==> flow/design.v (excerpt) <==
module usb_top_level(
    input logic clk,
    input logic n_rst,
    input logic hsel,
    input logic [3:0] haddr,
    input logic [1:0] htrans,
    input logic  [1:0] hsize,
    input logic hwrite,
    input logic [31:0] hwdata,
    output logic [31:0] hrdata,
    output logic hresp,
    output logic hready,
    output logic d_mode,
    input logic d_plus_in,
    input logic d_minus_in,
    output logic d_plus_out,
    output logic d_minus_out,
    output logic [6:0] buffer_occupancy,
    output logic get_rx_data,
    output logic [3:0] tx_packet,
    output logic tx_transfer_active
);
logic [3:0] rx_packet;
logic rx_data_ready;
logic rx_transfer_active;
logic rx_error;
logic store_rx_packet_data;
logic [7:0] rx_packet_data;
logic flush;
logic [7:0] rx_data;
logic store_tx_data;
logic [7:0] tx_data;
logic clear;
logic tx_error;
logic get_tx_packet_data;
logic [7:0] tx_packet_data;
ahb_slave AHB_SLAVE(
    .clk(clk),
    .n_rst(n_rst),
    .hsel(hsel),
    .hwrite(hwrite),
    .hsize(hsize),
    .haddr(haddr),
    .htrans(htrans),
    .hwdata(hwdata),
    .hrdata(hrdata),
    .hresp(hresp),
    .hready(hready),
    .dmode(d_mode),
    .rx_packet(rx_packet),
    .rx_data_ready(rx_data_ready),
    .rx_transfer_active(rx_transfer_active),
    .rx_error(rx_error),
    .buffer_occupancy(buffer_occupancy),
    .rx_data(rx_data),
    .get_rx_data(get_rx_data),
    .store_tx_data(store_tx_data),
    .tx_data(tx_data),
    .clear(clear),
    .tx_packet(tx_packet),
    .tx_transfer_active(tx_transfer_active),
    .tx_error(tx_error)
);
buffer BUFFER(
    .clk(clk),
    .n_rst(n_rst),
    .store_tx_data(store_tx_data),
    .store_rx_packet_data(store_rx_packet_data),
    .get_rx_data(get_rx_data),
    .get_tx_packet_data(get_tx_packet_data),
    .tx_data(tx_data),
    .rx_packet_data(rx_packet_data),
    .clear(clear),
    .flush(flush),
    .buffer_occupancy(buffer_occupancy),
    .rx_data(rx_data),
    .tx_packet_data(tx_packet_data)
);
usb_transmitter TRANSMITTER(
    .clk(clk),
    .n_rst(n_rst),
    .buffer_occupancy(buffer_occupancy),
    .tx_packet(tx_packet),
    .tx_packet_data(tx_packet_data),
    .get_tx_packet_data(get_tx_packet_data),
  ...
clock: 8.44 ns
lec_check: 0
abc_area: 0
cap_margin: 10
cell_pad_in_sites_detail_placement: 2
cell_pad_in_sites_global_placement: 1
core_aspect_ratio: 1.22
core_margin: 2
core_utilization: 34
cts_cluster_size: 72
gpl_routability_driven: 0
gpl_timing_driven: 0
max_routing_layer: met5
place_density: 0.88
setup_slack_margin: 0.2
slew_margin: 25
run.sh (not shown) runs the stock make flow with config.mk's settings and CLKGATE_MAP_FILE=.
The starting point stopped in global routing (5_1_grt).
Next try:
- CAP_MARGIN: 10 -> 40
- CELL_PAD_IN_SITES_DETAIL_PLACEMENT: 2 -> default
- CELL_PAD_IN_SITES_GLOBAL_PLACEMENT: 1 -> default
- GPL_ROUTABILITY_DRIVEN: 0 -> 1
- MAX_ROUTING_LAYER: met5 -> default
- SLEW_MARGIN: 25 -> 30
Result: The changed run completed without violations. Die area stays the same. Synthesized area is unchanged. Synthesized cell count is unchanged.
Next try:
- CAP_MARGIN: 40 -> 30
- CELL_PAD_IN_SITES_DETAIL_PLACEMENT: default -> 0
- CELL_PAD_IN_SITES_GLOBAL_PLACEMENT: default -> 3
- CORE_ASPECT_RATIO: 1.22 -> 0.66
- CTS_CLUSTER_SIZE: 72 -> 59
- GPL_ROUTABILITY_DRIVEN: 1 -> 0
- HOLD_SLACK_MARGIN: default -> -0.09
- MAX_ROUTING_LAYER: default -> met5
- MIN_ROUTING_LAYER: default -> met2
- PLACE_DENSITY: 0.88 -> 0.51
- SETUP_SLACK_MARGIN: 0.2 -> -0.49
- SLEW_MARGIN: 30 -> 25
- TNS_END_PERCENT: default -> 30
This time the run stopped in global routing (5_1_grt) (GRT-0116); synthesized cell count is unchanged; synthesized area is unchanged; die area barely changes.
Next try:
- ABC_AREA: 0 -> default
- CAP_MARGIN: 30 -> 20
- CELL_PAD_IN_SITES_DETAIL_PLACEMENT: 0 -> default
- CELL_PAD_IN_SITES_GLOBAL_PLACEMENT: 3 -> default
- CORE_ASPECT_RATIO: 0.66 -> default
- CORE_UTILIZATION: 34 -> 45
- CTS_CLUSTER_SIZE: 59 -> default
- GPL_ROUTABILITY_DRIVEN: 0 -> default
- GPL_TIMING_DRIVEN: 0 -> default
- HOLD_SLACK_MARGIN: -0.09 -> default
- MAX_ROUTING_LAYER: met5 -> default
- MIN_ROUTING_LAYER: met2 -> default
- PLACE_DENSITY: 0.51 -> default
- SETUP_SLACK_MARGIN: -0.49 -> default
- SLEW_MARGIN: 25 -> 20
- TNS_END_PERCENT: 30 -> default
- clock period: 8.44 -> 6.66 ns (I/O delays scaled with it)
Outcome: The changed run passed the timing, design-rule and antenna checks; synthesized cell count is unchanged; die size went down by 24%; area after synthesis is unchanged.
Next try:
- CORE_UTILIZATION: 45 -> 44
- clock period: 6.66 -> 11.3 ns (I/O delays scaled with it)
Effect:
- The new run completed without violations
- setup slack is better by 3.4 ns
- area after synthesis stays the same
- worst hold slack gains 0.0095 ns
- routed wire length went down by 0.57%
- utilization falls by 1.0 points
- via count is about the same
- die size goes up by about 2.2%
- synthesized cell count does not change
- power came out lower by 40%
- cell count hardly moves

========
run A:
Starting RTL as in the previous note.
make LEC_CHECK=0 ABC_AREA=1 CAP_MARGIN=20 CELL_PAD_IN_SITES_DETAIL_PLACEMENT=0 CELL_PAD_IN_SITES_GLOBAL_PLACEMENT=0 CORE_MARGIN=2 CORE_UTILIZATION=39 CTS_CLUSTER_DIAMETER=385 CTS_CLUSTER_SIZE=21 GPL_ROUTABILITY_DRIVEN=0 GPL_TIMING_DRIVEN=1 MAX_ROUTING_LAYER=met4 MIN_ROUTING_LAYER=met2 PLACE_DENSITY=0.93 SLEW_MARGIN=0 TNS_END_PERCENT=35 finish   # period 11.2 ns
No final results exist for run A, since it was stopped by error GRT-0116 during global routing (5_1_grt).
> inputs changed (run A -> run B)
Settings: removing CELL_PAD_IN_SITES_DETAIL_PLACEMENT (formerly 0); removing CELL_PAD_IN_SITES_GLOBAL_PLACEMENT (formerly 0); changing CORE_UTILIZATION from 39 to 61; removing MIN_ROUTING_LAYER (formerly met2); removing GPL_ROUTABILITY_DRIVEN (formerly 0); removing PLACE_DENSITY (formerly 0.93); removing TNS_END_PERCENT (formerly 35); removing CTS_CLUSTER_DIAMETER (formerly 385); removing ABC_AREA (formerly 1); removing GPL_TIMING_DRIVEN (formerly 1); changing SLEW_MARGIN from 0 to 20; removing MAX_ROUTING_LAYER (formerly met4); removing CTS_CLUSTER_SIZE (formerly 21); changing the clock period (ns, I/O delays scaled along) from 11.2 to 5.41.
==> results <==
- Run B finished every stage and its layout cleared the timing, design-rule and antenna checks.
- Run B vs run A: count of standard-cell rows down
- Relative to run A, sequential-to-total area share from yosys stat has increased by 2.0 points in run B.
- Sort run B and run A by post-synthesis chip area from yosys, descending, and run A comes first.
- Comparing cell count after synthesis for run B and run A, the bigger number came from run A.
- Run B against run A: estimated wirelength of the detail-placed design has increased, average footprint of a synthesized cell picked up an extra 1.1 um^2.
- Of run B and run A, run B shows the higher xor-xnor portion of the synthesized cell area, with run A below it.
- Summary of run B over run A: number of cells in the design after placement shrank by about 20%; area of the mapped netlist dropped 1700 um^2; number of CTS-inserted buffers grew by about 90%; count of unique library cells instantiated by Yosys now sits higher.
The inputs of run C differ from those of run B as listed below.
Settings: CORE_UTILIZATION: 61 -> 45; the clock period (ns, I/O delays scaled along): 5.41 -> 10.0.
## What came out
From run B to run C the numbers moved as follows: floorplan die area picked up an extra 35%, post-synth tally of flip-flops with integrated enable neither gained nor lost much, least setup slack across all paths after layout picked up an extra 3100 ps, wire length of the first global-routing pass picked up an extra 1.9%.
Diff run B -> run C | peak fanout along the critical path | increase of 37
The cell area after layout of run C and that of run B are within noise of each other.
A busiest layer in global routing of met2 is what run B shows, while met1 belongs to run C.
What run D does differently from run C at the input level:
Settings: putting ABC_AREA at 1 where nothing was set; swapping 45 for 63 in CORE_UTILIZATION; swapping 10.0 for 4.4 in the clock period (ns, I/O delays scaled along).
--- outcome ---
Number of distinct standard cells referenced by the synthesized netlist of run D falls short of that of run C by more than a quarter.
Compared to run C, run D has met2 usage 13 points higher.
Higher critical path depth among run D and run C: run D
Standard cell with the maximum stage delay on the critical path: sky130_fd_sc_hd__clkdlybuf4s50_1 -> run C, sky130_fd_sc_hd__dfrtp_1 -> run D
Comparing run D and run C, combinational group share of total power is lower on run D.
Setup clock skew after layout: run D and run C compared, higher one is run D
In run D, count of clock-buffer cells in the layout is lower than in run C.
## Diff of input files: run E against run D
Settings: SETUP_SLACK_MARGIN now 0.49, previously not set; CTS_CLUSTER_SIZE now 99, previously not set; the clock period (ns, I/O delays scaled along) now 3.72, was 4.4.
Notes after the runs:
- The lower total met2 wirelength after detailed routing came out of run D.
- The higher final design instance area without fill came out of run E.
- Multi-input gate area in the final layout in run E is about 1.7% higher than in run D
- Between run E and run D, it is run E whose total design power is higher, by about 17%.
- Against run D, run E reports a non-clock buffer count that is higher.
- met1 demand-to-capacity share in global routing came out higher on run E than on run D.
- From the logs: run E reached the end of the flow and failed the layout checks with negative setup slack.
- After detailed routing, run D needs less wire than run E.
Input-level comparison between run F and run E:
Settings: clearing CTS_CLUSTER_SIZE, which used to be 99; swapping 63 for 66 in CORE_UTILIZATION; clearing ABC_AREA, which used to be 1; swapping 0.49 for 1.33 in SETUP_SLACK_MARGIN; swapping 3.72 for 5.34 in the clock period (ns, I/O delays scaled along).
==> comparison <==
- Total power ends up higher on run E.
- When the final numbers for run F and run E were put side by side, the number of clock buffers inserted by TritonCTS turned out to be smaller in run E.
- Both conditions hold for run F: the flow ran to the end and the final layout passed the timing, design-rule and antenna checks.
- Compared to run E, run F shows a wider setup margin.
- [run F vs run E] proportion of cell area spent on the clock network: higher in run F
- Run F vs. run E: number of non-clock buffers in the layout went down by 58.
- From run E to run F the numbers moved as follows: sequential share of layout area shows an increase of 2.0 points.
- Cell count after placement, run F and run E: larger value in run E

========
Starting RTL as in the previous note.
make LEC_CHECK=0 ABC_AREA=1 CAP_MARGIN=0 CORE_ASPECT_RATIO=0.52 CORE_MARGIN=2 CORE_UTILIZATION=40 CTS_CLUSTER_SIZE=68 GPL_ROUTABILITY_DRIVEN=0 GPL_TIMING_DRIVEN=1 HOLD_SLACK_MARGIN=0.04 MAX_ROUTING_LAYER=met4 PLACE_DENSITY_LB_ADDON=0.29 SETUP_SLACK_MARGIN=0.19 SLEW_MARGIN=40 TNS_END_PERCENT=35 finish   # period 3.92 ns
Edit:
==> flow/config.mk (replaced) <==
export PLATFORM = sky130hd
export DESIGN_NAME = usb_top_level
export DESIGN_NICKNAME = usb_top_level
export VERILOG_FILES = /design/flow/design.v
export SDC_FILE = /design/flow/constraint.sdc
export NUM_CORES = 4
export LEC_CHECK = 0
export CAP_MARGIN = 20
export CORE_MARGIN = 2
export CORE_UTILIZATION = 59
export SLEW_MARGIN = 20
==> flow/constraint.sdc (replaced) <==
create_clock -name core_clock -period 3.91 [get_ports {clk}]
set_input_delay 0.7820 -clock core_clock [delete_from_list [all_inputs] [get_ports {clk}]]
set_output_delay 0.7820 -clock core_clock [all_outputs]
set_load 0.01 [all_outputs]
After rerunning: Now the flow completed and failed the layout checks on setup timing; power rises by 13%; clock-buffer cell count rises by 13; sequential cell count does not change; cell count falls by 19%; setup slack loses 0.28 ns; synthesized area falls by 4.1%; final area falls by 1.2%; hold slack hardly moves; global-route usage rises by 14 points; sequential share of layout area rises by 0.49 points; combinational power rises by 34%.
Edit:
--- a/flow/config.mk
+++ b/flow/config.mk
@@ -9,3 +9,4 @@
 export CORE_MARGIN = 2
-export CORE_UTILIZATION = 59
+export CORE_UTILIZATION = 45
+export SETUP_SLACK_MARGIN = -0.3
 export SLEW_MARGIN = 20
==> flow/constraint.sdc (replaced) <==
create_clock -name core_clock -period 6.66 [get_ports {clk}]
set_input_delay 1.3320 -clock core_clock [delete_from_list [all_inputs] [get_ports {clk}]]
set_output_delay 1.3320 -clock core_clock [all_outputs]
set_load 0.01 [all_outputs]
After rerunning: The changed run went through all stages and came out clean. Hold slack is better by 0.24 ns. Wire length goes down by 3.6%. Clock skew falls by 0.0079 ns. Synthesized cell count is unchanged. Core utilization came out lower by 19 points. Clock power shrinks by 37%. Design area came out lower by 4.2%. Critical path depth is lower by 8.
Edit:
--- a/flow/config.mk
+++ b/flow/config.mk
@@ -9,4 +9,3 @@
 export CORE_MARGIN = 2
-export CORE_UTILIZATION = 45
-export SETUP_SLACK_MARGIN = -0.3
+export CORE_UTILIZATION = 57
 export SLEW_MARGIN = 20
==> flow/constraint.sdc (replaced) <==
create_clock -name core_clock -period 4.52 [get_ports {clk}]
set_input_delay 0.9040 -clock core_clock [delete_from_list [all_inputs] [get_ports {clk}]]
set_output_delay 0.9040 -clock core_clock [all_outputs]
set_load 0.01 [all_outputs]
Wire length increases by 2.0%.
Total power is higher by 49%.
Final cell count is lower by 1.4%.
Worst setup slack gets worse by 0.64 ns.
Edit:
--- a/flow/config.mk
+++ b/flow/config.mk
@@ -9,3 +9,4 @@
 export CORE_MARGIN = 2
-export CORE_UTILIZATION = 57
+export CORE_UTILIZATION = 68
+export CTS_CLUSTER_SIZE = 50
 export SLEW_MARGIN = 20
==> flow/constraint.sdc (replaced) <==
create_clock -name core_clock -period 7.61 [get_ports {clk}]
set_input_delay 1.5220 -clock core_clock [delete_from_list [all_inputs] [get_ports {clk}]]
set_output_delay 1.5220 -clock core_clock [all_outputs]
set_load 0.01 [all_outputs]
What happened:
- cell count decreases by 5.7%
- utilization increases by 9.6 points
- setup slack improved by 1.4 ns
- combinational power decreases by 45%
Edit:
--- a/flow/config.mk
+++ b/flow/config.mk
@@ -9,4 +9,3 @@
 export CORE_MARGIN = 2
-export CORE_UTILIZATION = 68
-export CTS_CLUSTER_SIZE = 50
+export CORE_UTILIZATION = 44
 export SLEW_MARGIN = 20
==> flow/constraint.sdc (replaced) <==
create_clock -name core_clock -period 12.0 [get_ports {clk}]
set_input_delay 2.4000 -clock core_clock [delete_from_list [all_inputs] [get_ports {clk}]]
set_output_delay 2.4000 -clock core_clock [all_outputs]
set_load 0.01 [all_outputs]
After rerunning: Cell count grows by 7.7%. Power falls by 35%. Non-clock buffer count went down by 7. Global-route usage drops by 18 points.

========
Setup of harbor:
usb_top_level again, from the RTL that the note above started with.
==> flow/design.v (excerpt) <==
module usb_top_level(
    input logic clk,
    input logic n_rst,
    input logic hsel,
    input logic [3:0] haddr,
    input logic [1:0] htrans,
    input logic  [1:0] hsize,
    input logic hwrite,
    input logic [31:0] hwdata,
    output logic [31:0] hrdata,
    output logic hresp,
    output logic hready,
    output logic d_mode,
    input logic d_plus_in,
    input logic d_minus_in,
    output logic d_plus_out,
    output logic d_minus_out,
    output logic [6:0] buffer_occupancy,
    output logic get_rx_data,
    output logic [3:0] tx_packet,
    output logic tx_transfer_active
);
==> flow/config.mk <==
export PLATFORM = sky130hd
export DESIGN_NAME = usb_top_level
export DESIGN_NICKNAME = usb_top_level
export VERILOG_FILES = /design/flow/design.v
export SDC_FILE = /design/flow/constraint.sdc
export NUM_CORES = 4
export LEC_CHECK = 0
export CAP_MARGIN = 5
export CORE_MARGIN = 2
export CORE_UTILIZATION = 66
export SETUP_SLACK_MARGIN = 0.1
export SLEW_MARGIN = 20
export TNS_END_PERCENT = 5
==> flow/constraint.sdc <==
create_clock -name core_clock -period 3.7 [get_ports {clk}]
set_input_delay 0.7400 -clock core_clock [delete_from_list [all_inputs] [get_ports {clk}]]
set_output_delay 0.7400 -clock core_clock [all_outputs]
set_load 0.01 [all_outputs]
What the final checks of harbor revealed, after a flow that finished every stage, was a layout that fails on setup timing.
### harbor -> cedar
- changing CORE_UTILIZATION from 66 to 72
- changing CAP_MARGIN from 5 to 20
- removing TNS_END_PERCENT (formerly 5)
- changing SETUP_SLACK_MARGIN from 0.1 to 0.14
==> comparison <==
- cedar terminated abnormally: global routing reported GRT-0232.
- Cell count after placement in cedar is about 1% below harbor.
- Lower post-cts hold buffer count goes to cedar over harbor.
- From harbor to cedar the numbers moved as follows: synthesized area shows no meaningful change, site row count -4, area of the core region saw a decrease.
- Minimum setup slack after placement on cedar is ahead of harbor.
- There was hardly any difference in area of the synthesized netlist per yosys stat between harbor and cedar.
- Of cedar and harbor, it is cedar that has the higher final weighted congestion in routability-driven placement.
- Compare harbor and cedar | die area lower: cedar
- Looking at post-cts sizing count, cedar sits 11 above harbor.
Inputs modified between cedar and indigo:
- PLACE_DENSITY_LB_ADDON now 0.26, previously not set
- SETUP_SLACK_MARGIN now -0.25, was 0.14
- CTS_CLUSTER_SIZE now 20, previously not set
- CTS_CLUSTER_DIAMETER now 355, previously not set
### Flow results
To summarise indigo: no stage aborted, but the layout did not pass its checks, failing on setup timing. From indigo to cedar, multiplexer fraction of the synthesized cell area did not move at all. H-tree depth reported by CTS: indigo and cedar compared, higher one is cedar. Synthesized chip area reported by yosys came out exactly the same in indigo and cedar. Comparing indigo and cedar, post-cts repair resize count is lower on indigo. Going from cedar to indigo, final weighted congestion in routability-driven placement grew by a few percent. Worst slack at placement, indigo and cedar: higher on cedar. Comparing cedar against indigo, there is no change at all in clock sink count.
## Diff of input files: sierra against indigo
- CORE_ASPECT_RATIO: unset -> 1.06
- GPL_ROUTABILITY_DRIVEN: unset -> 1
- PLACE_DENSITY_LB_ADDON: 0.26 -> 0.28
- SLEW_MARGIN: 20 -> 30
- CTS_CLUSTER_DIAMETER: 355 -> 289
- GPL_TIMING_DRIVEN: unset -> 1
- CTS_CLUSTER_SIZE: 20 -> 23
- SETUP_SLACK_MARGIN: -0.25 -> 1.09
- ABC_AREA: unset -> 0
- CAP_MARGIN: 20 -> 0
==> comparison <==
sierra terminated abnormally: global routing reported GRT-0229. Netlist area before placement came out exactly the same in indigo and sierra. As of sierra, global placement routability congestion had fallen by a few percent compared to indigo. Total number of placement rows went up by a few percent going from indigo to sierra. Sort indigo and sierra by sum of net half-perimeters after detailed placement asc -> top: sierra. Total die size essentially unchanged between indigo and sierra. Taking indigo as the reference, in sierra unique cell type count in the Yosys netlist now sits at about the same level; y dimension of the die now sits higher.
Power is estimated from default activity; no workload was simulated.
